==> design/flow/design.v <==
module riscv_pipe (
	input  wire        CLK,
	input  wire        RSTn,
	output wire [11:0] I_MEM_ADDR,
	input  wire [31:0] I_MEM_DI,
	output wire [11:0] D_MEM_ADDR,
	output wire [31:0] D_MEM_DOUT,
	input  wire [31:0] D_MEM_DI,
	output wire        D_MEM_WEN,
	output wire        RF_WE,
	output wire [4:0]  RF_WA,
	output wire [31:0] RF_WD,
	output wire        HALT
);
	wire [4:0]  ra1, ra2;
	wire [31:0] rd1, rd2;
	RISCV_TOP core (
		.CLK         (CLK),
		.RSTn        (RSTn),
		.I_MEM_CSN   (),
		.I_MEM_DI    (I_MEM_DI),
		.I_MEM_ADDR  (I_MEM_ADDR),
		.D_MEM_CSN   (),
		.D_MEM_DI    (D_MEM_DI),
		.D_MEM_DOUT  (D_MEM_DOUT),
		.D_MEM_ADDR  (D_MEM_ADDR),
		.D_MEM_WEN   (D_MEM_WEN),
		.D_MEM_BE    (),
		.RF_WE       (RF_WE),
		.RF_RA1      (ra1),
		.RF_RA2      (ra2),
		.RF_WA1      (RF_WA),
		.RF_RD1      (rd1),
		.RF_RD2      (rd2),
		.RF_WD       (RF_WD),
		.HALT        (HALT),
		.OUTPUT_PORT ()
	);
	REG_FILE #(
		.DWIDTH (32),
		.MDEPTH (32),
		.AWIDTH (5)
	) rf (
		.CLK  (CLK),
		.WE   (RF_WE),
		.RSTn (RSTn),
		.RA1  (ra1),
		.RA2  (ra2),
		.WA   (RF_WA),
		.WD   (RF_WD),
		.RD1  (rd1),
		.RD2  (rd2)
	);
endmodule
module RISCV_TOP (
	input wire CLK,
	input wire RSTn,
	output wire I_MEM_CSN,
	input wire [31:0] I_MEM_DI, 
	output reg [11:0] I_MEM_ADDR, 
	output wire D_MEM_CSN,
	input wire [31:0] D_MEM_DI,
	output wire [31:0] D_MEM_DOUT,
	output wire [11:0] D_MEM_ADDR, 
	output wire D_MEM_WEN,
	output wire [3:0] D_MEM_BE,
	output wire RF_WE,
	output wire [4:0] RF_RA1,
	output wire [4:0] RF_RA2,
	output wire [4:0] RF_WA1,
	input wire [31:0] RF_RD1,
	input wire [31:0] RF_RD2,
	output wire [31:0] RF_WD,
	output wire HALT,                    
	output wire [31:0] OUTPUT_PORT       
	);
	assign OUTPUT_PORT = RF_WD;
	reg [11:0] pc;
	reg [11:0] pc1;
	reg [11:0] pc2;
	wire [11:0] Added_pc;
	reg [11:0] Added_pc1;
	reg [11:0] Added_pc2;
	reg [31:0] Added_pc3;
	reg [11:0] nxt_pc;
	reg [31:0] inst;	
	reg [4:0] rd1;
	reg [4:0] rd2;
	reg [4:0] rd3;
	reg [31:0] immed;
	reg [11:0] immed1;	
	reg [31:0] A;
	reg [31:0] B;
	reg [31:0] rt1;
	reg [31:0] rt2;
	reg [31:0] result;
	reg [31:0] ALUOut;
	reg [31:0] preMEMOut;
	reg [31:0] MEMOut;
	reg [1:0] PCSrc;
	reg RegWrite1;
	reg RegWrite2;
	reg RegWrite; 
	reg [2:0] ASrc;
	reg [2:0] BSrc;
	reg [1:0] rtSrc;
	reg [3:0] ALUOP;
	reg [1:0] MEMOutSrc1;
	reg [1:0] MEMOutSrc;
	reg JAL;
	reg JAL1;
	reg JALR;
	reg JALR1;
	reg Branch;
	reg MEMWrite1;
	reg MEMWrite;
	reg LW;
	reg Stall;
	reg Finish;
	reg NOP1;
	reg NOP2;
	reg NOP3;
	reg NOP;
	assign HALT = ((inst == 32'h00008067) && (Finish == 1'b1))? 1'b1 : 1'b0;
	always @(posedge CLK) begin
		if (RSTn == 1'b0) pc <= 12'b0;
		else if (Stall == 1'b1) pc <= pc;
		else pc <= nxt_pc;
	end
	always @(posedge CLK) begin
		if (Stall == 1'b1) pc1 <= pc1;
		else pc1 <= pc;
	end
	always @(posedge CLK) begin
		pc2 <= pc1;
	end
	always @(posedge CLK) begin
		immed1 <= immed[11:0];
	end
	assign Added_pc = pc + 4;
	always @(posedge CLK) begin
		if (Stall == 1'b1) Added_pc1 <= Added_pc1;
		else Added_pc1 <= Added_pc;
	end
	always @(posedge CLK) begin
		Added_pc2 <= Added_pc1;
	end
	always @(posedge CLK) begin
		Added_pc3 <= {{21{Added_pc2[11]}},Added_pc2[10:0]};
	end
	always @(*) begin
		if ((JAL1 == 1'b1) || ((Branch == 1'b1) && (result[0] == 1'b1))) PCSrc = 2'b01;
		else if (JALR1 == 1'b1) PCSrc = 2'b10;
		else PCSrc = 2'b00;
	end
	always @(*) begin
		case (PCSrc)
			2'b01: nxt_pc = pc2 + immed1;
			2'b10: nxt_pc = result[11:0];
			default: nxt_pc = Added_pc;
		endcase
	end
	always @(*) I_MEM_ADDR = pc;
	assign I_MEM_CSN = ~RSTn;
	always @(posedge CLK) begin
		if (RSTn == 1'b0) begin
			inst <= 32'h00000013;
			NOP1 <= 1'b1;
		end
		else if ((JAL == 1'b1) || (JALR == 1'b1) || (JAL1 == 1'b1) || (JALR1 == 1'b1) || ((Branch == 1'b1) && (result[0] == 1'b1))) begin
			inst <= 32'h00000013;
			NOP1 <= 1'b1;
		end
		else if (Stall == 1'b1) begin
			inst <= inst;
			NOP1 <= NOP1;
		end
		else begin
			inst <= I_MEM_DI;
			NOP1 <= 1'b0;
		end
	end
	assign RF_RA1 = inst[19:15];
	assign RF_RA2 = inst[24:20];
	always @(posedge CLK) begin
		rd1 <= inst[11:7];
	end
	always @(posedge CLK) begin
		rd2 <= rd1;
	end
	always @(posedge CLK) begin
		rd3 <= rd2;
	end
	assign RF_WA1 = rd3;
	assign RF_WD = MEMOut;
	always @(*) begin
		if (((inst[6:0] == 7'b0010011) && (inst[14:12] != 3'b101) && (inst[14:12] != 3'b001)) || (inst[6:0] == 7'b0000011) || (inst[6:0] == 7'b1100111)) 
			immed = {{21{inst[31]}},inst[30:20]};
		else if (inst[6:0] == 7'b1100011) 
			immed = {{20{inst[31]}},inst[7],inst[30:25],inst[11:8],1'b0};
		else if (inst[6:0] == 7'b0100011) 
			immed = {{21{inst[31]}},inst[30:25],inst[11:8],inst[7]};
		else if (inst[6:0] == 7'b1101111) 
			immed = {{12{inst[31]}},inst[19:12],inst[20],inst[30:21],1'b0};
		else if ((inst[6:0] == 7'b0010011) && ((inst[14:12] == 3'b101) || (inst[14:12] == 3'b001))) 
			immed = {{28{inst[24]}},inst[23:20]};
		else 
			immed = {32{1'b0}};
	end
	assign RF_WE = RegWrite;
	always @(posedge CLK) begin
		if (RSTn == 1'b0) RegWrite2 <= 1'b0;
		else RegWrite2 <= RegWrite1;
	end
	always @(posedge CLK) begin
		if (RSTn == 1'b0) RegWrite <= 1'b0;
		else RegWrite <= RegWrite2;
	end
	always @(posedge CLK) begin
		if (RSTn == 1'b0) RegWrite1 <= 1'b0;
		else if ((inst[6:0] == 7'b1100011) || (inst[6:0] == 7'b0100011) || ((Branch == 1'b1) && (result[0] == 1'b1)) || (Stall == 1'b1)) RegWrite1 <= 1'b0;
		else RegWrite1 <= 1'b1;
	end
	always @(*) begin
		if (inst[6:0] == 7'b1100111) JALR = 1'b1;
		else JALR = 1'b0;
	end
	always @(posedge CLK) begin
		if ((RSTn == 1'b0) || ((Branch == 1'b1) && (result[0] == 1'b1)) || (Stall == 1'b1)) JALR1 <=1'b0;
		else JALR1 <= JALR;
	end
	always @(*) begin
		if (inst[6:0] == 7'b1101111) JAL = 1'b1;
		else JAL = 1'b0;
	end
	always @(posedge CLK) begin
		if ((RSTn == 1'b0) || ((Branch == 1'b1) && (result[0] == 1'b1)) || (Stall == 1'b1)) JAL1 <=1'b0;
		else JAL1 <= JAL;
	end
	always @(posedge CLK) begin
		if ((RSTn == 1'b1) && (inst[6:0] == 7'b1100011) && ((Branch == 1'b0) || (result[0] == 1'b0)) && (Stall == 1'b0)) Branch <= 1'b1;
		else Branch <= 1'b0;
	end
	always @(posedge CLK) begin
		if ((RSTn == 1'b1) && (inst[6:0] == 7'b0000011) && ((Branch == 1'b0) || (result[0] == 1'b0)) && (Stall == 1'b0)) LW <= 1'b1;
		else LW <= 1'b0;
	end
	always @(posedge CLK) begin
		if ((RSTn == 1'b1) && (inst == 32'h00c00093) && ((Branch == 1'b0) || (result[0] == 1'b0)) && (Stall == 1'b0)) Finish <= 1'b1;
		else Finish <= 1'b0;
	end
	always @(posedge CLK) begin
		if ((RSTn == 1'b0) || ((Branch == 1'b1) && (result[0] == 1'b1)) || (Stall == 1'b1)) NOP2 <= 1'b1;
		else NOP2 <= NOP1;
	end
	always @(posedge CLK) begin
		NOP3 <= NOP2;
	end
	always @(posedge CLK) begin
		NOP <= NOP3;
	end
	always @(*) begin
		if ((RegWrite1 == 1'b1) && (inst[19:15] == rd1) && (inst[19:15] != 5'b00000) && (inst[6:0] != 7'b1101111) && (LW == 1'b1)) Stall = 1'b1;
		else if ((RegWrite1 == 1'b1) && (inst[24:20] == rd1) && (inst[24:20] != 5'b00000) && ((inst[6:0] == 7'b0100011) || (inst[6:0] == 7'b0110011) || (inst[6:0] == 7'b1100011)) && (LW == 1'b1)) Stall = 1'b1;
		else Stall = 1'b0;
	end
	always @(*) begin
		if ((RegWrite1 == 1'b1) && (inst[19:15] == rd1) && (inst[19:15] != 5'b00000) && (inst[6:0] != 7'b1101111) && (JAL1 != 1'b1) && (JALR1 != 1'b1)) ASrc = 3'b001;
		else if ((RegWrite2 == 1'b1) && (inst[19:15] == rd2) && (inst[19:15] != 5'b00000) && (inst[6:0] != 7'b1101111)) ASrc = 3'b010;
		else if ((RegWrite == 1'b1) && (inst[19:15] == rd3) && (inst[19:15] != 5'b00000) && (inst[6:0] != 7'b1101111)) ASrc = 3'b011;
		else if((RegWrite1 == 1'b1) && (inst[19:15] == rd1) && (inst[19:15] != 5'b00000) && (inst[6:0] != 7'b1101111) && ((JAL1 == 1'b1) || (JALR1 == 1'b1))) ASrc = 3'b100;
		else ASrc = 3'b000;
	end
	always @(*) begin
		if ((RegWrite1 == 1'b1) && (inst[24:20] == rd1) && (inst[24:20] != 5'b00000) && ((inst[6:0] == 7'b0110011) || (inst[6:0] == 7'b1100011)) && (JAL1 != 1'b1) && (JALR1 != 1'b1)) BSrc = 3'b010;
		else if ((RegWrite2 == 1'b1) && (inst[24:20] == rd2) && (inst[24:20] != 5'b00000) && ((inst[6:0] == 7'b0110011) || (inst[6:0] == 7'b1100011))) BSrc = 3'b011;
		else if ((RegWrite == 1'b1) && (inst[24:20] == rd3) && (inst[24:20] != 5'b00000) && ((inst[6:0] == 7'b0110011) || (inst[6:0] == 7'b1100011))) BSrc = 3'b100;
		else if ((RegWrite1 == 1'b1) && (inst[24:20] == rd1) && (inst[24:20] != 5'b00000) && ((inst[6:0] == 7'b0110011) || (inst[6:0] == 7'b1100011)) && ((JAL1 == 1'b1) || (JALR1 == 1'b1))) BSrc = 3'b101;
		else if ((inst[6:0] == 7'b0110011) || (inst[6:0] == 7'b1100011)) BSrc = 3'b000;
		else BSrc = 3'b001;	
	end
	always @(*) begin
		if ((RegWrite1 == 1'b1) && (inst[24:20] == rd1) && (inst[24:20] != 5'b00000)) rtSrc = 2'b01;
		else if ((RegWrite2 == 1'b1) && (inst[24:20] == rd2) && (inst[24:20] != 5'b00000)) rtSrc = 2'b10;
		else if ((RegWrite == 1'b1) && (inst[24:20] == rd3) && (inst[24:20] != 5'b00000)) rtSrc = 2'b11;
		else rtSrc = 2'b00;	
	end
	always @(posedge CLK) begin
		case (ASrc)
			3'b000: A <= RF_RD1;		
			3'b001: A <= result;
			3'b010: A <= preMEMOut;
			3'b011: A <= MEMOut;
			default: A <= Added_pc2;
		endcase
	end
	always @(posedge CLK) begin
		case (BSrc)
			3'b000: B <= RF_RD2;	
			3'b001: B <= immed;		
			3'b010: B <= result;
			3'b011: B <= preMEMOut;
			3'b100: B <= MEMOut;
			default: B <= Added_pc2;
		endcase
	end
	always @(posedge CLK) begin
		case (rtSrc)
			2'b00: rt1 <= RF_RD2;		
			2'b01: rt1 <= result;
			2'b10: rt1 <= preMEMOut;
			default: rt1 <= MEMOut;
		endcase
	end
	always @(posedge CLK) begin
		rt2 <= rt1;
	end
	always @(posedge CLK) begin
		if ((inst[6:0] == 7'b1101111) || (inst[6:0] == 7'b0000011) || (inst[6:0] == 7'b0100011) || ((inst[6:0] == 7'b0110011) && (inst[14:12] == 3'b000) && (inst[30] == 1'b0)) || ((inst[6:0] == 7'b0010011) && (inst[14:12] == 3'b000)))              
			ALUOP <= 4'b0000;
		else if ((inst[6:0] == 7'b0110011) && (inst[14:12] == 3'b000)  && (inst[30] == 1'b1))
			ALUOP <= 4'b0001;
		else if (((inst[6:0] == 7'b0110011) && (inst[14:12] == 3'b111)) || ((inst[6:0] == 7'b0010011) && (inst[14:12] == 3'b111))) 
			ALUOP <= 4'b0010;
		else if (((inst[6:0] == 7'b0110011) && (inst[14:12] == 3'b110)) || ((inst[6:0] == 7'b0010011) && (inst[14:12] == 3'b110))) 
			ALUOP <= 4'b0011;
		else if (((inst[6:0] == 7'b0110011) && (inst[14:12] == 3'b100)) || ((inst[6:0] == 7'b0010011) && (inst[14:12] == 3'b100))) 
			ALUOP <= 4'b0100;
		else if (((inst[6:0] == 7'b0110011) && (inst[14:12] == 3'b010)) || ((inst[6:0] == 7'b0010011) && (inst[14:12] == 3'b010)) || ((inst[6:0] == 7'b1100011) && (inst[14:12] == 3'b100))) 
			ALUOP <= 4'b0101;
		else if (((inst[6:0] == 7'b0110011) && (inst[14:12] == 3'b011)) || ((inst[6:0] == 7'b0010011) && (inst[14:12] == 3'b011)) || ((inst[6:0] == 7'b1100011) && (inst[14:12] == 3'b110))) 
			ALUOP <= 4'b0110;
		else if (((inst[6:0] == 7'b0110011) && (inst[14:12] == 3'b101) && (inst[30] == 1'b1)) || ((inst[6:0] == 7'b0010011) && (inst[14:12] == 3'b101) && (inst[30] == 1'b1)))              
			ALUOP <= 4'b0111;
		else if (((inst[6:0] == 7'b0110011) && (inst[14:12] == 3'b101) && (inst[30] == 1'b0)) || ((inst[6:0] == 7'b0010011) && (inst[14:12] == 3'b101) && (inst[30] == 1'b0)))              
			ALUOP <= 4'b1000;
		else if (((inst[6:0] == 7'b0110011) && (inst[14:12] == 3'b001)) || ((inst[6:0] == 7'b0010011) && (inst[14:12] == 3'b001)))              
			ALUOP <= 4'b1001;
		else if ((inst[6:0] == 7'b1100011) && (inst[14:12] == 3'b000)) 
			ALUOP <= 4'b1010;
		else if ((inst[6:0] == 7'b1100011) && (inst[14:12] == 3'b001)) 
			ALUOP <= 4'b1011;
		else if ((inst[6:0] == 7'b1100011) && (inst[14:12] == 3'b101)) 
			ALUOP <= 4'b1100;
		else if ((inst[6:0] == 7'b1100011) && (inst[14:12] == 3'b111)) 
			ALUOP <= 4'b1101;
		else if (inst[6:0] == 7'b1100111)
			ALUOP <= 4'b1110;
		else 
			ALUOP <= 4'b1111;
	end
	always @(*) begin
		case (ALUOP)
			4'b0000 : result = A + B;
			4'b0001 : result = A - B;
			4'b0010 : result = A & B;
			4'b0011 : result = A | B;
			4'b0100 : result = A ^ B;
			4'b0101 : result = $signed(A) < $signed(B);
			4'b0110 : result = A < B;
			4'b0111 : result = $signed(A) >>> B[4:0];
			4'b1000 : result = A >> B[4:0];
			4'b1001 : result = A << B[4:0];
			4'b1010 : result = A == B;
			4'b1011 : result = A != B;
			4'b1100 : result = $signed(A) >= $signed(B);
			4'b1101 : result = A >= B;
			4'b1110 : result = (A + B) & 32'hfffffffe;
			default : result = 0;
		endcase
	end
	always @(posedge CLK) begin
		ALUOut <= result;
	end
	assign D_MEM_ADDR = ALUOut[11:0];
	assign D_MEM_DOUT = rt2;
	assign D_MEM_CSN = ~RSTn;
	assign D_MEM_WEN = ~MEMWrite;
	assign D_MEM_BE = 4'b1111;
	always @(posedge CLK) begin
		if ((RSTn == 1'b1) && (inst[6:0] == 7'b0100011) && ((Branch == 1'b0) || (result[0] == 1'b0)) && (Stall == 1'b0)) MEMWrite1 <= 1'b1;
		else MEMWrite1 <= 1'b0;
	end
	always @(posedge CLK) begin
		if (RSTn == 1'b0) MEMWrite <= 1'b0;
		else MEMWrite <= MEMWrite1;
	end
	always @(posedge CLK)begin
		if ((inst[6:0] == 7'b1101111) || (inst[6:0] == 7'b1100111)) MEMOutSrc1 <= 2'b10;
		else if (inst[6:0] == 7'b0000011) MEMOutSrc1 <= 2'b01;
		else MEMOutSrc1 <= 2'b00;
	end 
	always @(posedge CLK) begin
		MEMOutSrc <= MEMOutSrc1;
	end
	always @(*) begin
		case (MEMOutSrc)
			2'b00: preMEMOut = ALUOut;		
			2'b01: preMEMOut = D_MEM_DI;
			default: preMEMOut = Added_pc3;
		endcase
	end
	always @(posedge CLK) begin
		MEMOut <= preMEMOut;
	end
endmodule 
module REG_FILE #(
	parameter DWIDTH = 32,
	parameter MDEPTH = 32,
	parameter AWIDTH = 5
)  (
	input wire CLK,
	input wire WE,
	input wire RSTn,
	input wire [AWIDTH-1:0] RA1, RA2, WA,
	input wire [DWIDTH-1:0] WD,
	output wire [DWIDTH-1:0] RD1, RD2
);
	reg [DWIDTH-1:0] RF [MDEPTH-1:0];
	assign RD1 = RF[RA1];
	assign RD2 = RF[RA2];
	always @(posedge CLK)
	begin
		if (~RSTn)
    		begin
			RF[0] <= 32'b0;
			RF[2] <= 32'hF00;
			RF[3] <= 32'h100;
			RF[1] <= 32'b0;
			RF[4] <= 32'b0;
			RF[5] <= 32'b0;
			RF[6] <= 32'b0;
			RF[7] <= 32'b0;
			RF[8] <= 32'b0;
			RF[9] <= 32'b0;
			RF[10] <= 32'b0;
			RF[11] <= 32'b0;
			RF[12] <= 32'b0;
			RF[13] <= 32'b0;
			RF[14] <= 32'b0;
			RF[15] <= 32'b0;
			RF[16] <= 32'b0;
			RF[17] <= 32'b0;
			RF[18] <= 32'b0;
			RF[19] <= 32'b0;
			RF[20] <= 32'b0;
			RF[21] <= 32'b0;
			RF[22] <= 32'b0;
			RF[23] <= 32'b0;
			RF[24] <= 32'b0;
			RF[25] <= 32'b0;
			RF[26] <= 32'b0;
			RF[27] <= 32'b0;
			RF[28] <= 32'b0;
			RF[29] <= 32'b0;
			RF[30] <= 32'b0;
			RF[31] <= 32'b0;
		end
		else if(WE && (WA != {AWIDTH{1'b0}}))
		begin
        		RF[WA] <= WD;
    		end
	end
endmodule
==> design/flow/run.sh <==
#!/bin/bash
# the make line also repeats each setting of config.mk as NAME=value (left out here)
make -C /OpenROAD-flow-scripts/flow DESIGN_CONFIG=/design/flow/config.mk WORK_HOME=/design/flow/orfs CLKGATE_MAP_FILE= finish
==> design/flow/config.mk <==
export PLATFORM = sky130hd
export DESIGN_NAME = riscv_pipe
export DESIGN_NICKNAME = riscv_pipe
export VERILOG_FILES = /design/flow/design.v
export SDC_FILE = /design/flow/constraint.sdc
export NUM_CORES = 4
export LEC_CHECK = 0
export CAP_MARGIN = 5
export CORE_MARGIN = 2
export CORE_UTILIZATION = 69
export CTS_CLUSTER_DIAMETER = 45
export SETUP_SLACK_MARGIN = 0.84
export SLEW_MARGIN = 20
==> design/flow/constraint.sdc <==
create_clock -name core_clock -period 3.28 [get_ports {CLK}]
set_input_delay 0.6560 -clock core_clock [delete_from_list [all_inputs] [get_ports {CLK}]]
set_output_delay 0.6560 -clock core_clock [all_outputs]
set_load 0.01 [all_outputs]
==> out/metrics.cfg, run 1 <==
[run_status]
status = stopped before the end
stop_stage = global routing (5_1_grt)
error = [ERROR GRT-0232] Routing congestion too high. Check the congestion heatmap in the GUI.

[yosys]
synth_top_cell_by_area = edfxtp_1
yosysChipArea_mm2 = 0.0763
ys_sh_aoi = 0.0811
synth-xor-area-share = 0.00597
syn_inst = 5829
synthArstFlopShare = 0
numSynthFlops = 1382
top_logic_kind = multiplexers
top_cells_by_area = edfxtp_1 41%, mux4_2 20%, dfxtp_1 8.8%
syn_area_mm2 = 0.0763
ff_type = edfxtp_1
top_cells_by_count = 1046 x edfxtp_1, 999 x and2_1, 688 x mux4_2
adder_share = 0.0187
yosys_warnings = 2
yosys.area_share.simple = 0.132
synth_cell_types = 100
mux_share = 0.225
most_common_cell = edfxtp_1
synth-edff-count = 1046
syn-mean-instance-area_um2 = 13.1
yosysSeqAreaShare = 0.500
top_area_frac = 0.412
ys_cells = 5829

[global_routing]
grtUsageTotal = 0.812
overflow = 81

[floorplanning]
fp.dieArea_mm2 = 0.113
pin_count = 162
fp_util = 0.698
num_rows = 121
dieWidth_um = 336
core_area_mm2 = 0.109
fp.dieH_um = 336

[placement]
dp_slack_ps = -399
dpl.hpwl_mm = 200
gp_congestion = 1.02
io_buffer_count = 161
place_area_mm2 = 0.0857

[clock_network]
cts_buffers = 152
htreeDepth = 4
cts_root_buffer = clkbuf_16
cts.path.max_buffers = 3
cts_sinks = 1382

[what timing repair did]
item / 4_1_cts
gates resized: 286
hold endpoints to repair: 0
cloned: 10
endpoints found under the setup margin: 496
hold buffers: 0
pin swaps: 95
setup buffers: 43
[routing by layer]
metal	GRT overflow	track usage
met2	34	0.923
met4	40	0.764
met3	4	0.720
met1	2	0.818
met5	1	0.563
[stage by stage]
stage / util / power, W / TNS (ps) / std cells
3_3_place_gp: 0.784 / 0.0317 / -25180 / 7765
3_5_place_dp: 0.784 / 0.0320 / -31360 / 7765
2_1_floorplan: - / 0.0263 / -25250 / 5860
4_1_cts: 0.849 / 0.0504 / -16990 / 8094
==> inputs of run 2 (changes only) <==
- CAP_MARGIN: 5 -> 20
- CORE_ASPECT_RATIO: unset -> 0.5
- CORE_UTILIZATION: 69 -> 72
- CTS_CLUSTER_DIAMETER: 45 -> 371
- CTS_CLUSTER_SIZE: unset -> 100
- PLACE_DENSITY: unset -> 0.36
- SETUP_SLACK_MARGIN: 0.84 -> unset
- TNS_END_PERCENT: unset -> 15
- clock period: 3.28 -> 3.19 ns (I/O delays scaled with it)
==> run 2 against run 1 <==
Net effect: the run again fails in global routing (5_1_grt); die area down 4.0%; synthesized cell count unchanged; synthesized area unchanged.
==> out/metrics.cfg, run 2 <==
[yosys]
top_area_frac = 0.412
yosysChipArea_mm2 = 0.0763
ys_sh_aoi = 0.0811
syn_inst = 5829
synthArstFlopShare = 0
synth-edff-count = 1046
syn_area_mm2 = 0.0763
top_logic_kind = multiplexers
most_common_cell = edfxtp_1
yosys_warnings = 2
numSynthFlops = 1382
synth_top_cell_by_area = edfxtp_1
top_cells_by_area = edfxtp_1 41%, mux4_2 20%, dfxtp_1 8.8%
synth_cell_types = 100
synth-xor-area-share = 0.00597
top_cells_by_count = 1046 x edfxtp_1, 999 x and2_1, 688 x mux4_2
ys_cells = 5829
yosys.area_share.simple = 0.132
mux_share = 0.225
ff_type = edfxtp_1
syn-mean-instance-area_um2 = 13.1
adder_share = 0.0187
yosysSeqAreaShare = 0.500

[placement]
dpl.hpwl_mm = 214
dp_slack_ps = -575
place_area_mm2 = 0.0856
io_buffer_count = 161
gp_congestion = 1.07

[floorplanning]
fp.dieArea_mm2 = 0.109
fp_util = 0.726
dieWidth_um = 464
num_rows = 84
fp.dieH_um = 234
pin_count = 162
core_area_mm2 = 0.105

[clock_network]
cts_buffers = 17
cts_sinks = 1382
cts.path.max_buffers = 3
htreeDepth = 1
cts_root_buffer = clkbuf_16

[run_status]
status = stopped before the end
stop_stage = global routing (5_1_grt)

run 2: what timing repair did:
item	in CTS
cloned	1
hold buffers	0
gates resized	95
endpoints found under the hold margin	0
buffers inserted	6
pin swaps	37
endpoints found under the setup margin	155
run 2: through the flow:
stage / instances / hold WS (ps) / power (W)
4_1_cts: 7709 / 345 / 0.0391
3_5_place_dp: 7673 / 312 / 0.0332
3_3_place_gp: 7670 / 311 / 0.0327
2_1_floorplan: 5860 / 310 / 0.0272
==> inputs of run 3 (changes only) <==
- CORE_ASPECT_RATIO: 0.5 -> unset
- CORE_UTILIZATION: 72 -> 40
- CTS_CLUSTER_DIAMETER: 371 -> unset
- CTS_CLUSTER_SIZE: 100 -> unset
- PLACE_DENSITY: 0.36 -> unset
- SETUP_SLACK_MARGIN: unset -> -0.22
- TNS_END_PERCENT: 15 -> unset
- clock period: 3.19 -> 5.3 ns (I/O delays scaled with it)
==> run 3 against run 2 <==
Net effect: synthesized cell count unchanged; die area increased by 79%; now clean on timing, DRC and antenna; synthesized area unchanged.
==> out/metrics.cfg, run 3 <==
[run_status]
status = complete, no violations

[sta]
tightest_slew_ps = 1250
rsz0062_at_grt = false
slew_violations = 0
fin_crit_sh = 0.893
hold_violations = 0
finalSetupViolations = 0
finClkSkew_ps = 45.4
finalSetupTns_ps = 0
finalCriticalPeriod_ps = 4740
maxClockFrequency_mhz = 211
relSlewSlack = 0.165

[critical_path]
start_kind = flop
cp_data_arrival_time_ps = 5390
worstSetupPathDepth = 12
crit_top_cell = buf_4
critPathBufInv = 2
r2r-end = core.pc[1]
r2r_slack_ps = 560
cpMaxStageDelayCell = nor4_1
cp_max_fo = 42
path_delay_family = simple AND/OR/NAND/NOR gates
crit_end = core.pc[1]
worstPathCellList = buf_4 -> buf_4 -> mux4_1 -> mux2_2 -> and4_1 -> nor4_1 -> nand4b_1 -> a21oi_2 -> a21boi_2 -> or2_1 -> a2111oi_0 -> a311oi_1
critPathMaxStageDelay_ps = 740
reg2regPathDepth = 12
end_kind = flop
crit_type = reg -> reg
startpoint = core.B[0]
crit_required_ps = 5950
worstReg2RegStart = core.B[0]

[clock_network]
cts_sinks = 1382
cts_setup_buffers = 0
cts.clk_slew.worst_paths_ps = 60
tritoncts = done
cts_buffers = 156
clock_latency_ps = 820
htreeDepth = 4
cts.path.max_buffers = 3
ctsHoldBuffers = 0
cts_root_buffer = clkbuf_16
cts_resized = 0

[yosys]
top_area_frac = 0.412
yosys_warnings = 2
ys_sh_aoi = 0.0811
top_logic_kind = multiplexers
synth-edff-count = 1046
syn-mean-instance-area_um2 = 13.1
numSynthFlops = 1382
ys_cells = 5829
synth-xor-area-share = 0.00597
adder_share = 0.0187
synth_cell_types = 100
syn_area_mm2 = 0.0763
yosysChipArea_mm2 = 0.0763
ff_type = edfxtp_1
mux_share = 0.225
synth_top_cell_by_area = edfxtp_1
top_cells_by_count = 1046 x edfxtp_1, 999 x and2_1, 688 x mux4_2
yosys.area_share.simple = 0.132
syn_inst = 5829
most_common_cell = edfxtp_1
yosysSeqAreaShare = 0.500
top_cells_by_area = edfxtp_1 41%, mux4_2 20%, dfxtp_1 8.8%
synthArstFlopShare = 0

[drt]
wl_per_cell_um = 34.2
drt_iter0_drc = 8399
wirelength_mm = 291
dr.pass1.iters = 10
route.detailed.drc = 0
vias_per_cell = 6.37
num_vias = 54100
postRouteAntennaNets = 0

[hold_path]
hold_path_class = reg -> reg
hp-start = core.Added_pc1[2]
min_to = core.Added_pc2[2]
hold_depth = 0

[placement]
io_buffer_count = 161
gp_congestion = 0.966
dpl.hpwl_mm = 196
place_area_mm2 = 0.0819

[floorplanning]
fp.dieH_um = 441
pin_count = 162
fp_util = 0.402
dieWidth_um = 441
core_area_mm2 = 0.190
fp.dieArea_mm2 = 0.194
num_rows = 160

[run]
cap_violations = 0
warnings = 92

[final_layout]
final_nets = 6031
finish.instance_area_mm2 = 0.0870
fill_cells = 17000
area_growth_pct = 14.0

[global_routing]
grt_pass1_vias = 53500
grtUsageTotal = 0.297
use_met2 = 0.476
grt_pass1_wl_mm = 409
top_usage_layer = met2
overflow = 0
grtUsageMet3 = 0.0657
antenna_found_initial = 24
grt_use_met1 = 0.387
grt_max_degree = 94

[power]
p_seq_w = 0.0129
pg_comb_w = 0.00601
netSwitchingPower_w = 0.00909
peakVddDrop_v = 0.000236
p_leak_nw = 31.0
cellInternalPower_w = 0.0207
power.density_mw_per_mm2 = 342
finalPower_w = 0.0298
seqPwrFrac = 0.433
p_clk_frac = 0.365
swShare = 0.305
pg_clk_w = 0.0109
pwr-share-comb = 0.202
power_leader = registers

## run 3: final cells by class
class | count | area, µm² | area share
multi-input cells | 3777 | 36100 | 0.415
clock buffers | 211 | 4310 | 0.0496
well taps | 2511 | 3140 | 0.0361
flip-flops and latches | 1382 | 38200 | 0.439
clock inverters | 75 | 713 | 0.00820
diodes | 7 | 17.5 | 0.000201
repair buffers | 407 | 4030 | 0.0464
inverters | 129 | 484 | 0.00557
## run 3: routing by layer
layer / share of wire / vias up
met4: 0.050 / 12
li1: - / 22200
met2: 0.47 / 3184
met1: 0.38 / 28000
met5: 0.00026 / -
met3: 0.10 / 656
## run 3: metrics by stage
| step | std cells | hold WS (ps) | util | setup WS (ps) |
|---|---|---|---|---|
| 6_report | 8499 | 322 | 0.458 | 565 |
| 5_1_grt | 8493 | 328 | 0.458 | 329 |
| 4_1_cts | 8489 | 325 | 0.458 | 615 |
| 3_5_place_dp | 8203 | 313 | 0.431 | 629 |
| 3_3_place_gp | 8199 | 312 | 0.431 | 635 |
| 2_1_floorplan | 5860 | 310 | - | 975 |
==> inputs of run 4 (changes only) <==
- CAP_MARGIN: 20 -> 10
- CORE_UTILIZATION: 40 -> 72
- CTS_CLUSTER_DIAMETER: unset -> 364
- CTS_CLUSTER_SIZE: unset -> 41
- HOLD_SLACK_MARGIN: unset -> -0.08
- PLACE_DENSITY: unset -> 0.66
- SETUP_SLACK_MARGIN: -0.22 -> -0.31
- clock period: 5.3 -> 3.11 ns (I/O delays scaled with it)
==> run 4 against run 3 <==
Net effect: the run now fails in global routing (5_1_grt); synthesized cell count stayed put; die area down 44%; synthesized area unchanged.
==> out/metrics.cfg, run 4 <==
[yosys]
top_cells_by_area = edfxtp_1 41%, mux4_2 20%, dfxtp_1 8.8%
top_area_frac = 0.412
yosys.area_share.simple = 0.132
ys_cells = 5829
synthArstFlopShare = 0
numSynthFlops = 1382
syn_area_mm2 = 0.0763
yosys_warnings = 2
yosysChipArea_mm2 = 0.0763
top_logic_kind = multiplexers
ys_sh_aoi = 0.0811
synth_top_cell_by_area = edfxtp_1
adder_share = 0.0187
mux_share = 0.225
ff_type = edfxtp_1
top_cells_by_count = 1046 x edfxtp_1, 999 x and2_1, 688 x mux4_2
synth-xor-area-share = 0.00597
synth-edff-count = 1046
yosysSeqAreaShare = 0.500
most_common_cell = edfxtp_1
syn-mean-instance-area_um2 = 13.1
syn_inst = 5829
synth_cell_types = 100

[clock_network]
cts.path.max_buffers = 3
cts_sinks = 1382
cts_root_buffer = clkbuf_16
cts_buffers = 39
htreeDepth = 2

[floorplanning]
pin_count = 162
fp.dieH_um = 329
core_area_mm2 = 0.105
fp.dieArea_mm2 = 0.109
num_rows = 119
dieWidth_um = 329
fp_util = 0.725

[run_status]
status = stopped before the end
stop_stage = global routing (5_1_grt)

[placement]
dp_slack_ps = -666
gp_congestion = 1.03
dp.cells = 7703
dpl.hpwl_mm = 214
io_buffer_count = 161

==> run 4: repair_timing <==
action | CTS
buffers inserted | 10
gates resized | 62
pin swaps | 33
gates cloned | 1
hold buffers | 0
endpoints found under the setup margin | 113
==> run 4: per-stage QoR <==
| stage | cell area [µm²] | hold WS [ps] |
|---|---|---|
| after floorplan | 77000 | 310 |
| after global placement | 86000 | 311 |
| after detailed placement | 86200 | 313 |
| after CTS | 87700 | 339 |
==> inputs of run 5 (changes only) <==
- ABC_AREA: unset -> 1
- CAP_MARGIN: 10 -> 40
- CELL_PAD_IN_SITES_DETAIL_PLACEMENT: unset -> 0
- CELL_PAD_IN_SITES_GLOBAL_PLACEMENT: unset -> 1
- CORE_ASPECT_RATIO: unset -> 0.81
- CORE_MARGIN: 2 -> 5
- CORE_UTILIZATION: 72 -> 46
- CTS_CLUSTER_DIAMETER: 364 -> 191
- CTS_CLUSTER_SIZE: 41 -> 33
- GPL_ROUTABILITY_DRIVEN: unset -> 0
- GPL_TIMING_DRIVEN: unset -> 1
- HOLD_SLACK_MARGIN: -0.08 -> unset
- MAX_ROUTING_LAYER: unset -> met4
- MIN_ROUTING_LAYER: unset -> met2
- PLACE_DENSITY: 0.66 -> 0.37
- SETUP_SLACK_MARGIN: -0.31 -> 0.01
- TNS_END_PERCENT: unset -> 95
- clock period: 3.11 -> 7.15 ns (I/O delays scaled with it)
==> run 5 against run 4 <==
Net effect: the flow again stops in global routing (5_1_grt); synthesized area increased by 0.85%; die area is 62% higher; synthesized cell count increased by 64%.
==> out/metrics.cfg, run 5 <==
[yosys]
synth_cell_types = 70
top_area_frac = 0.408
syn-mean-instance-area_um2 = 8.06
numSynthFlops = 1382
synth_top_cell_by_area = edfxtp_1
yosys.area_share.simple = 0.189
yosys_warnings = 2
syn_area_mm2 = 0.0769
ys_cells = 9541
synthArstFlopShare = 0
syn_inst = 9541
ff_type = edfxtp_1
mux_share = 0.00104
top_cells_by_area = edfxtp_1 41%, dfxtp_1 8.7%, o21ai_0 8.4%
ys_sh_aoi = 0.209
synth-edff-count = 1046
adder_share = 0.0185
yosysSeqAreaShare = 0.496
synth-xor-area-share = 0.00364
top_cells_by_count = 1374 x nor2_1, 1343 x nand2_1, 1284 x o21ai_0
most_common_cell = nor2_1
top_logic_kind = AND-OR/OR-AND gates
yosysChipArea_mm2 = 0.0769

[floorplanning]
fp.dieH_um = 378
fp.dieArea_mm2 = 0.176
dieWidth_um = 464
fp_util = 0.461
core_area_mm2 = 0.167
num_rows = 135
pin_count = 162

[clock_network]
cts_buffers = 47
ctsHoldBuffers = 0
cts_root_buffer = clkbuf_16
cts_resized = 0
cts_sinks = 1382
htreeDepth = 2
cts_setup_buffers = 0
cts.path.max_buffers = 3

[global_routing]
overflow = 273
grtUsageTotal = 0.714

[placement]
dpl.hpwl_mm = 227
io_buffer_count = 161
dp_slack_ps = 2690

[run_status]
stop_stage = global routing (5_1_grt)
error = [ERROR GRT-0116] Global routing finished with congestion. Check the congestion regions in the DRC Viewer.
status = stopped before the end

-- run 5: per-stage QoR --
stage / area, µm² / std cells
CTS: 82000 / 11400
detailed placement: 80700 / 11400
global placement: 79800 / 11300
floorplan: 77000 / 9572
-- run 5: layer usage --
layer,overflow,track usage
met5,-,-
met3,262,0.834
met4,6,0.449
met2,5,0.748
met1,-,-
==> inputs of run 6 (changes only) <==
- ABC_AREA: 1 -> unset
- CAP_MARGIN: 40 -> 5
- CELL_PAD_IN_SITES_DETAIL_PLACEMENT: 0 -> unset
- CELL_PAD_IN_SITES_GLOBAL_PLACEMENT: 1 -> unset
- CORE_ASPECT_RATIO: 0.81 -> unset
- CORE_MARGIN: 5 -> 2
- CORE_UTILIZATION: 46 -> 68
- CTS_CLUSTER_DIAMETER: 191 -> 355
- CTS_CLUSTER_SIZE: 33 -> unset
- GPL_ROUTABILITY_DRIVEN: 0 -> unset
- GPL_TIMING_DRIVEN: 1 -> unset
- HOLD_SLACK_MARGIN: unset -> 0.29
- MAX_ROUTING_LAYER: met4 -> unset
- MIN_ROUTING_LAYER: met2 -> unset
- PLACE_DENSITY: 0.37 -> unset
- SETUP_SLACK_MARGIN: 0.01 -> -0.28
- TNS_END_PERCENT: 95 -> unset
- clock period: 7.15 -> 3.01 ns (I/O delays scaled with it)
==> run 6 against run 5 <==
Net effect: the run again fails in global routing (5_1_grt); synthesized cell count is 39% lower; synthesized area down 0.85%; die area shrank 35%.
==> out/metrics.cfg, run 6 <==
[run_status]
status = stopped before the end
stop_stage = global routing (5_1_grt)

[yosys]
top_cells_by_area = edfxtp_1 41%, mux4_2 20%, dfxtp_1 8.8%
yosysSeqAreaShare = 0.500
ys_sh_aoi = 0.0811
numSynthFlops = 1382
synth_top_cell_by_area = edfxtp_1
synth_cell_types = 100
top_area_frac = 0.412
mux_share = 0.225
adder_share = 0.0187
syn-mean-instance-area_um2 = 13.1
top_cells_by_count = 1046 x edfxtp_1, 999 x and2_1, 688 x mux4_2
yosysChipArea_mm2 = 0.0763
top_logic_kind = multiplexers
yosys.area_share.simple = 0.132
syn_inst = 5829
synth-xor-area-share = 0.00597
yosys_warnings = 2
syn_area_mm2 = 0.0763
most_common_cell = edfxtp_1
ff_type = edfxtp_1
synth-edff-count = 1046
ys_cells = 5829
synthArstFlopShare = 0

[floorplanning]
fp_util = 0.687
pin_count = 162
num_rows = 122
fp.dieH_um = 339
core_area_mm2 = 0.111
fp.dieArea_mm2 = 0.115
dieWidth_um = 339

[placement]
gp_congestion = 1.05
dp_slack_ps = -736
io_buffer_count = 161
dpl.hpwl_mm = 199
dp.cells = 7849
place_area_mm2 = 0.0866

[clock_network]
htreeDepth = 4
cts_sinks = 1382
cts_buffers = 143
cts_root_buffer = clkbuf_16
ctsHoldBuffers = 0
cts.path.max_buffers = 3

[run 6: what timing repair did]
action	CTS
gates resized	110
buffers inserted	30
endpoints found under the setup margin	131
pin swaps	66
cloned	2
[run 6: stage by stage]
| stage | setup TNS [ps] | hold slack, ps |
|---|---|---|
| floorplan | -768710 | 310 |
| global placement | -68870 | 311 |
| detailed placement | -71150 | 313 |
| CTS | -44610 | 321 |
==> inputs of run 7 (changes only) <==
- CAP_MARGIN: 5 -> 10
- CORE_UTILIZATION: 68 -> 72
- CTS_CLUSTER_DIAMETER: 355 -> 191
- CTS_CLUSTER_SIZE: unset -> 38
- HOLD_SLACK_MARGIN: 0.29 -> unset
- MAX_ROUTING_LAYER: unset -> met5
- PLACE_DENSITY_LB_ADDON: unset -> 0.01
- SETUP_SLACK_MARGIN: -0.28 -> 0.93
- clock period: 3.01 -> 3.28 ns (I/O delays scaled with it)
==> run 7 against run 6 <==
Net effect: the run again fails in global routing (5_1_grt); synthesized area unchanged; synthesized cell count stayed put; die area fell by 5.5%.
==> out/metrics.cfg, run 7 <==
[run_status]
status = stopped before the end
stop_stage = global routing (5_1_grt)

[yosys]
top_area_frac = 0.412
syn-mean-instance-area_um2 = 13.1
synth-edff-count = 1046
yosysSeqAreaShare = 0.500
ff_type = edfxtp_1
synth_cell_types = 100
ys_sh_aoi = 0.0811
ys_cells = 5829
numSynthFlops = 1382
top_cells_by_area = edfxtp_1 41%, mux4_2 20%, dfxtp_1 8.8%
synth_top_cell_by_area = edfxtp_1
mux_share = 0.225
yosys_warnings = 2
yosysChipArea_mm2 = 0.0763
top_logic_kind = multiplexers
top_cells_by_count = 1046 x edfxtp_1, 999 x and2_1, 688 x mux4_2
yosys.area_share.simple = 0.132
syn_inst = 5829
synthArstFlopShare = 0
synth-xor-area-share = 0.00597
most_common_cell = edfxtp_1
syn_area_mm2 = 0.0763
adder_share = 0.0187

[floorplanning]
fp.dieH_um = 329
fp_util = 0.725
num_rows = 119
dieWidth_um = 329
core_area_mm2 = 0.105
fp.dieArea_mm2 = 0.109
pin_count = 162

[clock_network]
htreeDepth = 2
cts_root_buffer = clkbuf_16
cts.path.max_buffers = 3
cts_buffers = 42
cts_sinks = 1382
ctsHoldBuffers = 0

[placement]
gp_congestion = 1.06
dp_slack_ps = -435
io_buffer_count = 161
dpl.hpwl_mm = 206

[run 7: repair_timing]
item,4_1_cts
buffers inserted,87
endpoints found under the setup margin,826
pin swaps,135
cloned,16
resized,375
[run 7: through the flow]
stage | std cells | power (W) | instance area [µm²]
2_1_floorplan | 5860 | 0.0263 | 76900
3_3_place_gp | 7649 | 0.0317 | 85200
3_5_place_dp | 7651 | 0.0321 | 85300
4_1_cts | 7829 | 0.0406 | 89400
==> inputs of run 8 (changes only) <==
- ABC_AREA: unset -> 1
- CAP_MARGIN: 10 -> 40
- CELL_PAD_IN_SITES_DETAIL_PLACEMENT: unset -> 1
- CELL_PAD_IN_SITES_GLOBAL_PLACEMENT: unset -> 1
- CORE_ASPECT_RATIO: unset -> 0.95
- CORE_MARGIN: 2 -> 8
- CORE_UTILIZATION: 72 -> 47
- CTS_CLUSTER_DIAMETER: 191 -> unset
- CTS_CLUSTER_SIZE: 38 -> unset
- GPL_ROUTABILITY_DRIVEN: unset -> 1
- GPL_TIMING_DRIVEN: unset -> 0
- HOLD_SLACK_MARGIN: unset -> 0.04
- MAX_ROUTING_LAYER: met5 -> unset
- PLACE_DENSITY_LB_ADDON: 0.01 -> 0.19
- SETUP_SLACK_MARGIN: 0.93 -> 0.17
- clock period: 3.28 -> 6.5 ns (I/O delays scaled with it)
==> run 8 against run 7 <==
Net effect: synthesized cell count up 64%; synthesized area increased by 0.85%; die area is 63% higher; the run again fails in global routing (5_1_grt).
==> out/metrics.cfg, run 8 <==
[run_status]
status = stopped before the end
stop_stage = global routing (5_1_grt)
error = [ERROR GRT-0116] Global routing finished with congestion. Check the congestion regions in the DRC Viewer.

[floorplanning]
fp.dieH_um = 410
fp.dieArea_mm2 = 0.177
num_rows = 144
fp_util = 0.474
dieWidth_um = 431
pin_count = 162
core_area_mm2 = 0.162

[yosys]
synth-edff-count = 1046
top_area_frac = 0.408
yosysChipArea_mm2 = 0.0769
ys_sh_aoi = 0.209
yosys_warnings = 2
top_cells_by_area = edfxtp_1 41%, dfxtp_1 8.7%, o21ai_0 8.4%
top_cells_by_count = 1374 x nor2_1, 1343 x nand2_1, 1284 x o21ai_0
syn-mean-instance-area_um2 = 8.06
synth_top_cell_by_area = edfxtp_1
mux_share = 0.00104
syn_inst = 9541
top_logic_kind = AND-OR/OR-AND gates
most_common_cell = nor2_1
syn_area_mm2 = 0.0769
ff_type = edfxtp_1
yosysSeqAreaShare = 0.496
ys_cells = 9541
yosys.area_share.simple = 0.189
synth_cell_types = 70
numSynthFlops = 1382
adder_share = 0.0185
synth-xor-area-share = 0.00364
synthArstFlopShare = 0

[clock_network]
htreeDepth = 4
cts_sinks = 1382
ctsHoldBuffers = 0
cts_resized = 0
cts.path.max_buffers = 3
cts_setup_buffers = 0
cts_root_buffer = clkbuf_16
cts_buffers = 152

[global_routing]
overflow = 576
grtUsageTotal = 0.823

[placement]
dpl.hpwl_mm = 485
gp_congestion = 1.37
dp_slack_ps = 844
dp.cells = 12300
io_buffer_count = 161

run 8: through the flow:
step                      power [W]  utilization  area (µm²)  hold slack [ps]
after floorplan              0.0129            -       77000              310
after global placement       0.0161        0.501       81400              313
after detailed placement     0.0167        0.542       88000              313
after CTS                    0.0256        0.573       93000              327
run 8: layer usage:
layer	track usage	GRT overflow
met1	0.828	76
met2	0.909	219
met3	0.772	80
met4	0.761	194
met5	0.589	7
==> inputs of run 9 (changes only) <==
- ABC_AREA: 1 -> unset
- CAP_MARGIN: 40 -> 20
- CELL_PAD_IN_SITES_DETAIL_PLACEMENT: 1 -> 2
- CELL_PAD_IN_SITES_GLOBAL_PLACEMENT: 1 -> 3
- CORE_ASPECT_RATIO: 0.95 -> 0.69
- CORE_MARGIN: 8 -> 2
- GPL_ROUTABILITY_DRIVEN: 1 -> unset
- GPL_TIMING_DRIVEN: 0 -> 1
- HOLD_SLACK_MARGIN: 0.04 -> unset
- MAX_ROUTING_LAYER: unset -> met4
- PLACE_DENSITY_LB_ADDON: 0.19 -> 0.01
- SETUP_SLACK_MARGIN: 0.17 -> 0.55
- SLEW_MARGIN: 20 -> 25
- clock period: 6.5 -> 3.6 ns (I/O delays scaled with it)
==> run 9 against run 8 <==
Net effect: the flow again stops in global routing (5_1_grt); die area shrank 6.4%; synthesized cell count shrank 39%; synthesized area shrank 0.85%.
==> out/metrics.cfg, run 9 <==
[run_status]
status = stopped before the end
stop_stage = global routing (5_1_grt)

[yosys]
numSynthFlops = 1382
most_common_cell = edfxtp_1
adder_share = 0.0187
top_area_frac = 0.412
synth_cell_types = 100
synth_top_cell_by_area = edfxtp_1
yosysChipArea_mm2 = 0.0763
yosys_warnings = 2
top_cells_by_count = 1046 x edfxtp_1, 999 x and2_1, 688 x mux4_2
syn_inst = 5829
syn_area_mm2 = 0.0763
mux_share = 0.225
synth-edff-count = 1046
syn-mean-instance-area_um2 = 13.1
synthArstFlopShare = 0
ys_sh_aoi = 0.0811
ys_cells = 5829
synth-xor-area-share = 0.00597
yosysSeqAreaShare = 0.500
yosys.area_share.simple = 0.132
top_logic_kind = multiplexers
ff_type = edfxtp_1
top_cells_by_area = edfxtp_1 41%, mux4_2 20%, dfxtp_1 8.8%

[placement]
gp_congestion = 0.992
dpl.hpwl_mm = 263
place_area_mm2 = 0.0856
dp_slack_ps = -517
io_buffer_count = 161
dp.cells = 8355

[floorplanning]
dieWidth_um = 489
num_rows = 122
pin_count = 162
fp.dieArea_mm2 = 0.166
core_area_mm2 = 0.161
fp_util = 0.474
fp.dieH_um = 339

[clock_network]
cts.path.max_buffers = 3
cts_root_buffer = clkbuf_16
htreeDepth = 4
cts_sinks = 1382
cts_buffers = 143
ctsHoldBuffers = 0

run 9: through the flow:
step / TNS (ps) / util / hold slack (ps)
after floorplan: -596 / - / 310
after global placement: -22610 / 0.532 / 312
after detailed placement: -24770 / 0.533 / 314
after CTS: -313 / 0.582 / 328
run 9: timing repair:
| item | in CTS |
|---|---|
| buffers inserted | 122 |
| gates cloned | 7 |
| endpoints found under the setup margin | 198 |
| gates resized | 488 |
| pin swaps | 141 |
==> inputs of run 10 (changes only) <==
- ABC_AREA: unset -> 1
- CAP_MARGIN: 20 -> 40
- CELL_PAD_IN_SITES_DETAIL_PLACEMENT: 2 -> 1
- CORE_ASPECT_RATIO: 0.69 -> 0.95
- CORE_MARGIN: 2 -> 8
- GPL_ROUTABILITY_DRIVEN: unset -> 0
- GPL_TIMING_DRIVEN: 1 -> unset
- HOLD_SLACK_MARGIN: unset -> 0.04
- MAX_ROUTING_LAYER: met4 -> unset
- PLACE_DENSITY_LB_ADDON: 0.01 -> 0.19
- SETUP_SLACK_MARGIN: 0.55 -> 0.17
- SLEW_MARGIN: 25 -> 20
- clock period: 3.6 -> 6.5 ns (I/O delays scaled with it)
==> run 10 against run 9 <==
Net effect: the flow stops in global placement without I/O (3_1_place_gp_skip_io); synthesized area up 0.85%; die area up 6.8%; synthesized cell count increased by 64%.
==> out/metrics.cfg, run 10 <==
[yosys]
yosysChipArea_mm2 = 0.0769
top_cells_by_count = 1374 x nor2_1, 1343 x nand2_1, 1284 x o21ai_0
syn-mean-instance-area_um2 = 8.06
synth-edff-count = 1046
syn_area_mm2 = 0.0769
ys_sh_aoi = 0.209
yosysSeqAreaShare = 0.496
ys_cells = 9541
numSynthFlops = 1382
most_common_cell = nor2_1
adder_share = 0.0185
mux_share = 0.00104
ff_type = edfxtp_1
top_area_frac = 0.408
syn_inst = 9541
synthArstFlopShare = 0
top_logic_kind = AND-OR/OR-AND gates
synth_cell_types = 70
synth_top_cell_by_area = edfxtp_1
yosys_warnings = 2
synth-xor-area-share = 0.00364
top_cells_by_area = edfxtp_1 41%, dfxtp_1 8.7%, o21ai_0 8.4%
yosys.area_share.simple = 0.189

[run_status]
status = stopped before the end
stop_stage = global placement without I/O (3_1_place_gp_skip_io)
error = [ERROR FLW-0024] Place density exceeds 1.0 (current PLACE_DENSITY_LB_ADDON =  0.19). Please check if the value of  PLACE_DENSITY_LB_ADDON is between 0 and 0.99.

[floorplanning]
fp.dieH_um = 410
dieWidth_um = 431
core_area_mm2 = 0.162
fp.dieArea_mm2 = 0.177
fp_util = 0.474
num_rows = 144

==> inputs of run 11 (changes only) <==
- CELL_PAD_IN_SITES_GLOBAL_PLACEMENT: 3 -> 1
- CORE_ASPECT_RATIO: 0.95 -> 0.81
- CORE_MARGIN: 8 -> 5
- CORE_UTILIZATION: 47 -> 46
- CTS_CLUSTER_DIAMETER: unset -> 191
- CTS_CLUSTER_SIZE: unset -> 33
- GPL_ROUTABILITY_DRIVEN: 0 -> unset
- GPL_TIMING_DRIVEN: unset -> 0
- HOLD_SLACK_MARGIN: 0.04 -> unset
- MAX_ROUTING_LAYER: unset -> met4
- MIN_ROUTING_LAYER: unset -> met2
- PLACE_DENSITY: unset -> 0.37
- PLACE_DENSITY_LB_ADDON: 0.19 -> unset
- SETUP_SLACK_MARGIN: 0.17 -> 0.01
- TNS_END_PERCENT: unset -> 95
- clock period: 6.5 -> 7.15 ns (I/O delays scaled with it)
==> run 11 against run 10 <==
Net effect: the flow stops in global routing (5_1_grt); synthesized area stayed put; die area is 0.75% lower; synthesized cell count stayed put.
==> out/metrics.cfg, run 11 <==
[yosys]
synth_cell_types = 70
yosysSeqAreaShare = 0.496
synth-xor-area-share = 0.00364
ys_cells = 9541
syn-mean-instance-area_um2 = 8.06
syn_inst = 9541
numSynthFlops = 1382
ys_sh_aoi = 0.209
yosys.area_share.simple = 0.189
adder_share = 0.0185
mux_share = 0.00104
yosysChipArea_mm2 = 0.0769
synth_top_cell_by_area = edfxtp_1
top_cells_by_area = edfxtp_1 41%, dfxtp_1 8.7%, o21ai_0 8.4%
yosys_warnings = 2
most_common_cell = nor2_1
synthArstFlopShare = 0
top_cells_by_count = 1374 x nor2_1, 1343 x nand2_1, 1284 x o21ai_0
ff_type = edfxtp_1
top_logic_kind = AND-OR/OR-AND gates
synth-edff-count = 1046
syn_area_mm2 = 0.0769
top_area_frac = 0.408

[clock_network]
ctsHoldBuffers = 0
cts_sinks = 1382
cts_resized = 0
cts.path.max_buffers = 3
cts_root_buffer = clkbuf_16
cts_buffers = 48
cts_setup_buffers = 0
htreeDepth = 2

[floorplanning]
fp.dieArea_mm2 = 0.176
dieWidth_um = 464
num_rows = 135
fp_util = 0.461
pin_count = 162
core_area_mm2 = 0.167
fp.dieH_um = 378

[run_status]
error = [ERROR GRT-0116] Global routing finished with congestion. Check the congestion regions in the DRC Viewer.
status = stopped before the end
stop_stage = global routing (5_1_grt)

[global_routing]
grtUsageTotal = 1.20
overflow = 23900

[placement]
dpl.hpwl_mm = 454
place_area_mm2 = 0.0851
gp_congestion = 1.97
io_buffer_count = 161

[run 11: metal layers]
metal  GRT overflow  track usage
met3          17700         1.59
met2           4715         1.06
met1              -            -
met4           1473        0.865
met5              -            -
[run 11: stage by stage]
stage / hold WS, ps / util / std cells / setup slack, ps / total power [W]
floorplan: 310 / - / 9572 / 3720 / 0.0117
global placement: 314 / 0.488 / 11900 / 169 / 0.0146
detailed placement: 313 / 0.511 / 12100 / 1350 / 0.0149
CTS: 341 / 0.519 / 12200 / 1330 / 0.0187
==> inputs of run 12 (changes only) <==
- ABC_AREA: 1 -> unset
- CAP_MARGIN: 40 -> 20
- CELL_PAD_IN_SITES_DETAIL_PLACEMENT: 1 -> unset
- CELL_PAD_IN_SITES_GLOBAL_PLACEMENT: 1 -> unset
- CORE_ASPECT_RATIO: 0.81 -> unset
- CORE_MARGIN: 5 -> 2
- CORE_UTILIZATION: 46 -> 59
- CTS_CLUSTER_DIAMETER: 191 -> unset
- CTS_CLUSTER_SIZE: 33 -> unset
- GPL_TIMING_DRIVEN: 0 -> unset
- MAX_ROUTING_LAYER: met4 -> unset
- MIN_ROUTING_LAYER: met2 -> unset
- PLACE_DENSITY: 0.37 -> unset
- SETUP_SLACK_MARGIN: 0.01 -> unset
- TNS_END_PERCENT: 95 -> unset
- clock period: 7.15 -> 4.23 ns (I/O delays scaled with it)
==> run 12 against run 11 <==
Net effect: the run now finishes clean; synthesized cell count fell by 39%; die area fell by 25%; synthesized area fell by 0.85%.
==> out/metrics.cfg, run 12 <==
[yosys]
most_common_cell = edfxtp_1
mux_share = 0.225
adder_share = 0.0187
yosys_warnings = 2
synth-edff-count = 1046
top_cells_by_area = edfxtp_1 41%, mux4_2 20%, dfxtp_1 8.8%
syn_area_mm2 = 0.0763
synth-xor-area-share = 0.00597
top_cells_by_count = 1046 x edfxtp_1, 999 x and2_1, 688 x mux4_2
yosysChipArea_mm2 = 0.0763
ys_sh_aoi = 0.0811
syn-mean-instance-area_um2 = 13.1
ys_cells = 5829
top_area_frac = 0.412
ff_type = edfxtp_1
syn_inst = 5829
top_logic_kind = multiplexers
yosys.area_share.simple = 0.132
synth_cell_types = 100
synthArstFlopShare = 0
yosysSeqAreaShare = 0.500
numSynthFlops = 1382
synth_top_cell_by_area = edfxtp_1

[critical_path]
cpMaxStageDelayCell = or4_1
r2r_slack_ps = 190
worstSetupPathDepth = 5
startpoint = core.inst[16]
worstReg2RegStart = core.A[0]
worstPathCellList = or4_1 -> nor4_1 -> nand4_1 -> nor4_2 -> clkdlybuf4s50_1
start_kind = flop
end_kind = output port
crit_type = reg -> out
crit_required_ps = 3380
reg2regPathDepth = 12
path_delay_family = simple AND/OR/NAND/NOR gates
critPathMaxStageDelay_ps = 620
critPathBufInv = 1
cp_data_arrival_time_ps = 3210
crit_end = HALT
r2r-end = core.A[16]
cp_max_fo = 6

[run]
warnings = 94
cap_violations = 0

[drt]
dr.pass1.iters = 8
wl_per_cell_um = 36.6
wirelength_mm = 284
route.detailed.drc = 0
postRouteAntennaNets = 0
drt_iter0_drc = 8756
num_vias = 55800
vias_per_cell = 7.19

[global_routing]
grt_pass1_vias = 54500
grt_max_degree = 65
overflow = 0
antenna_found_initial = 24
grtUsageTotal = 0.433
grt_pass1_wl_mm = 400

[final_layout]
area_growth_pct = 13.8
final_nets = 6159

[clock_network]
cts_root_buffer = clkbuf_16
tritoncts = done
cts.clk_slew.worst_paths_ps = 60
cts.path.max_buffers = 3
clock_latency_ps = 810
cts_sinks = 1382
ctsHoldBuffers = 0
htreeDepth = 4
cts_buffers = 148

[placement]
gp_congestion = 0.993
io_buffer_count = 161
dpl.hpwl_mm = 191

[sta]
finalCriticalPeriod_ps = 4060
hold_violations = 0
relSlewSlack = 0.158
fin_crit_sh = 0.959
finalSetupViolations = 0
slew_violations = 0
hold-worst-slack_ps = 325
tightest_slew_ps = 1260
finClkSkew_ps = 33.5
maxClockFrequency_mhz = 246

[power]
power.density_mw_per_mm2 = 424
p_seq_w = 0.0161
netSwitchingPower_w = 0.0111
p_leak_nw = 31.5
peakVddDrop_v = 0.000460
power_leader = registers
finalPower_w = 0.0368
pg_clk_w = 0.0129
seqPwrFrac = 0.438
cellInternalPower_w = 0.0257
pg_comb_w = 0.00780
swShare = 0.301
pwr-share-comb = 0.212
p_clk_frac = 0.350

[floorplanning]
num_rows = 131
core_area_mm2 = 0.128
fp_util = 0.596
pin_count = 162
dieWidth_um = 364
fp.dieArea_mm2 = 0.132
fp.dieH_um = 364

[hold_path]
hold_path_class = reg -> reg
min_to = core.rt2[27]
hold_depth = 0
hp-start = core.rt1[27]

[run_status]
status = complete, no violations

## run 12: metrics by stage
step / TNS (ps) / worst slack [ps] / utilization / cells / area (µm²)
after floorplan: 0 / 29.6 / - / 5860 / 76400
after global placement: 0 / 291 / 0.641 / 7492 / 82000
after detailed placement: 0 / 249 / 0.641 / 7492 / 82000
after CTS: 0 / 72.7 / 0.678 / 7758 / 86700
after global routing: -14.3 / -14.3 / 0.678 / 7762 / 86700
final: 0 / 172 / 0.679 / 7769 / 86800
## run 12: layout make-up
type                    count  area (µm²)
clock buffers             199        4140
diodes                     10        25.0
repair buffers            543        5140
flip-flops and latches   1382       38200
multi-input cells        3777       36100
inverters                 129         484
well taps                1662        2080
clock inverters            67         607
fillers                  9021       41100
## run 12: timing repair
item                                    in CTS  in global routing
endpoints found under the setup margin       0                  5
gates resized                                0                  3
buffers inserted                             0                  1
## run 12: metal layers
layer | global-route usage | wire length [µm] | up-vias
li1 | - | - | 22500
met2 | 0.671 | 132000 | 4282
met4 | 0.254 | 19100 | 4
met3 | 0.127 | 37000 | 959
met1 | 0.544 | 96200 | 28100
met5 | 0 | 27 | -
==> inputs of run 13 (changes only) <==
- ABC_AREA: unset -> 1
- CAP_MARGIN: 20 -> 35
- CELL_PAD_IN_SITES_DETAIL_PLACEMENT: unset -> 1
- CELL_PAD_IN_SITES_GLOBAL_PLACEMENT: unset -> 0
- CORE_ASPECT_RATIO: unset -> 1.03
- CORE_MARGIN: 2 -> 6
- CORE_UTILIZATION: 59 -> 44
- CTS_CLUSTER_DIAMETER: unset -> 177
- GPL_ROUTABILITY_DRIVEN: unset -> 0
- GPL_TIMING_DRIVEN: unset -> 1
- HOLD_SLACK_MARGIN: unset -> 0.06
- MAX_ROUTING_LAYER: unset -> met4
- MIN_ROUTING_LAYER: unset -> met2
- SLEW_MARGIN: 20 -> 35
- clock period: 4.23 -> 5.35 ns (I/O delays scaled with it)
==> run 13 against run 12 <==
Net effect: the run now fails in global routing (5_1_grt); synthesized cell count up 64%; synthesized area increased by 0.85%; die area up 40%.
==> out/metrics.cfg, run 13 <==
[yosys]
adder_share = 0.0185
mux_share = 0.00104
yosysSeqAreaShare = 0.496
syn_area_mm2 = 0.0769
top_area_frac = 0.408
top_logic_kind = AND-OR/OR-AND gates
synth-xor-area-share = 0.00364
numSynthFlops = 1382
synth_top_cell_by_area = edfxtp_1
synth-edff-count = 1046
yosys.area_share.simple = 0.189
syn-mean-instance-area_um2 = 8.06
syn_inst = 9541
yosysChipArea_mm2 = 0.0769
top_cells_by_count = 1374 x nor2_1, 1343 x nand2_1, 1284 x o21ai_0
ys_sh_aoi = 0.209
yosys_warnings = 2
ff_type = edfxtp_1
synth_cell_types = 70
synthArstFlopShare = 0
most_common_cell = nor2_1
ys_cells = 9541
top_cells_by_area = edfxtp_1 41%, dfxtp_1 8.7%, o21ai_0 8.4%

[global_routing]
overflow = 17
grtUsageTotal = 0.639

[run_status]
error = [ERROR GRT-0116] Global routing finished with congestion. Check the congestion regions in the DRC Viewer.
stop_stage = global routing (5_1_grt)
status = stopped before the end

[floorplanning]
fp.dieH_um = 436
num_rows = 155
fp_util = 0.444
dieWidth_um = 424
fp.dieArea_mm2 = 0.185
core_area_mm2 = 0.173
pin_count = 162

[clock_network]
ctsHoldBuffers = 0
cts_sinks = 1382
cts_root_buffer = clkbuf_16
cts_setup_buffers = 0
htreeDepth = 4
cts_resized = 0
cts.path.max_buffers = 3
cts_buffers = 156

[placement]
dpl.hpwl_mm = 229
io_buffer_count = 161
dp.cells = 11400

==> run 13: metrics by stage <==
stage	setup WS, ps	area [µm²]	total power, W
after detailed placement	1300	80500	0.0182
after floorplan	2110	77000	0.0157
after CTS	1210	85400	0.0288
after global placement	1380	80300	0.0180
==> run 13: per-layer routing <==
metal / GRT overflow / global-route usage
met5: - / -
met4: 4 / 0.441
met3: 13 / 0.710
met2: 0 / 0.682
met1: - / -
Power and IR drop assume default switching activity.
